## run A
==> flow/design.v (excerpt) <==
module lascon_top #(
    parameter int LASCON_VARIANT = 0
)(
    input  logic                                clk,
    input  logic                                rst,
    input  logic [2:0]                          mode_i,      
    input  logic [31:0]                         xof_len_i,   
    input  logic                                start_i,     
    input  logic                                abort_i,     
    output logic                                busy_o,      
    output logic                                done_o,      
    output logic                                tag_fail_o,  
    input  logic [63:0]                         s_axis_tdata,   
    input  logic [7:0]                          s_axis_tkeep,   
    input  logic [3:0]                          s_axis_tuser,   
    input  logic                                s_axis_tlast,   
    input  logic                                s_axis_tvalid,  
    output logic                                s_axis_tready,  
    output logic [63:0]                         m_axis_tdata,   
    output logic [7:0]                          m_axis_tkeep,   
    output logic [3:0]                          m_axis_tuser,   
    output logic                                m_axis_tlast,   
    output logic                                m_axis_tvalid,  
    input  logic                                m_axis_tready   
);
Size in the first run: ~49000 sq um of cells after synthesis.
Settings: LEC_CHECK=0, CAP_MARGIN=20, CORE_MARGIN=2, CORE_UTILIZATION=59, SETUP_SLACK_MARGIN=1.34, SLEW_MARGIN=20; clock period 5.15 ns.
run.sh (not shown) runs the stock make flow with config.mk's settings and CLKGATE_MAP_FILE=.
Run A got as far as global routing, where a tool error ended the run.
Input changes introduced in run B (baseline for comparison: run A):
Settings: SETUP_SLACK_MARGIN: 1.34 -> -0.41; CORE_UTILIZATION: 59 -> 54; the clock period (ns, I/O delays scaled along): 5.15 -> 4.89.
==> comparison <==
Looking at quantity of gates resized following cts across run A and run B, the one that comes out lower is run B.
Run B finished all stages; layout check result: FAIL, due to setup timing.
What run B reported for area of the core has to be multiplied by 0.914 to get the figure for run A.
Between run A and run B, the post-synthesis instance total does not differ in any meaningful way.
Setup changes, run B to run C
Settings: setting CTS_CLUSTER_SIZE to 50 for the first time; changing CORE_UTILIZATION from 54 to 66; changing the clock period (ns, I/O delays scaled along) from 4.89 to 5.47.
Results
Relative to run B, the number of cells in the design after placement measured on run C has decreased by a few percent.
Total half-perimeter wirelength after legalization and detailed placement: run C vs run B down about 9%
Placeable core area down about 18% in run C wrt run B
Status(run C) = ERROR, stage = global routing
Compare run C and run B | routability congestion estimate from global placement lower: run B
Number of resized instances in the post-cts repair step, run C and run B: larger value in run B
What run B reported for total die size has to be multiplied by 0.820 to get the figure for run C.
Compared to run B, run C has starting utilization of the core area 12 points higher.
Instance count of the mapped netlist: run C vs run B identical
Taking run B over run C, the vertical die dimension ratio works out to 1.10.


Starting RTL as in the previous note.
==> flow/config.mk <==
export PLATFORM = sky130hd
export DESIGN_NAME = lascon_top
export DESIGN_NICKNAME = lascon_top
export VERILOG_FILES = /design/flow/design.v
export SDC_FILE = /design/flow/constraint.sdc
export NUM_CORES = 4
export LEC_CHECK = 0
export CAP_MARGIN = 20
export CORE_MARGIN = 2
export CORE_UTILIZATION = 63
export CTS_CLUSTER_DIAMETER = 25
export CTS_CLUSTER_SIZE = 35
export SETUP_SLACK_MARGIN = 1.5
export SLEW_MARGIN = 20
==> flow/constraint.sdc <==
create_clock -name core_clock -period 5.04 [get_ports {clk}]
set_input_delay 1.0080 -clock core_clock [delete_from_list [all_inputs] [get_ports {clk}]]
set_output_delay 1.0080 -clock core_clock [all_outputs]
set_load 0.01 [all_outputs]
The baseline never finished: it broke off in global routing (5_1_grt).
==> next run, changes <==
--- a/flow/config.mk
+++ b/flow/config.mk
@@ -8,7 +8,5 @@
 export CAP_MARGIN = 20
 export CORE_MARGIN = 2
-export CORE_UTILIZATION = 63
-export CTS_CLUSTER_DIAMETER = 25
-export CTS_CLUSTER_SIZE = 35
-export SETUP_SLACK_MARGIN = 1.5
+export CORE_UTILIZATION = 57
+export SETUP_SLACK_MARGIN = 0.3
 export SLEW_MARGIN = 20
==> flow/constraint.sdc (replaced) <==
create_clock -name core_clock -period 4.49 [get_ports {clk}]
set_input_delay 0.8980 -clock core_clock [delete_from_list [all_inputs] [get_ports {clk}]]
set_output_delay 0.8980 -clock core_clock [all_outputs]
set_load 0.01 [all_outputs]
The changed run ended with an error in global routing (5_1_grt).
Die area went up by 10%.
Synthesized area is unchanged.
Synthesized cell count stays the same.
==> next run, changes <==
--- a/flow/config.mk
+++ b/flow/config.mk
@@ -8,5 +8,5 @@
 export CAP_MARGIN = 20
 export CORE_MARGIN = 2
-export CORE_UTILIZATION = 57
+export CORE_UTILIZATION = 40
 export SETUP_SLACK_MARGIN = 0.3
 export SLEW_MARGIN = 20
==> flow/constraint.sdc (replaced) <==
create_clock -name core_clock -period 6.76 [get_ports {clk}]
set_input_delay 1.3520 -clock core_clock [delete_from_list [all_inputs] [get_ports {clk}]]
set_output_delay 1.3520 -clock core_clock [all_outputs]
set_load 0.01 [all_outputs]
This time the run ran to the end with no violations.
Area after synthesis does not change.
Die size increases by 42%.
Synthesized cell count is unchanged.
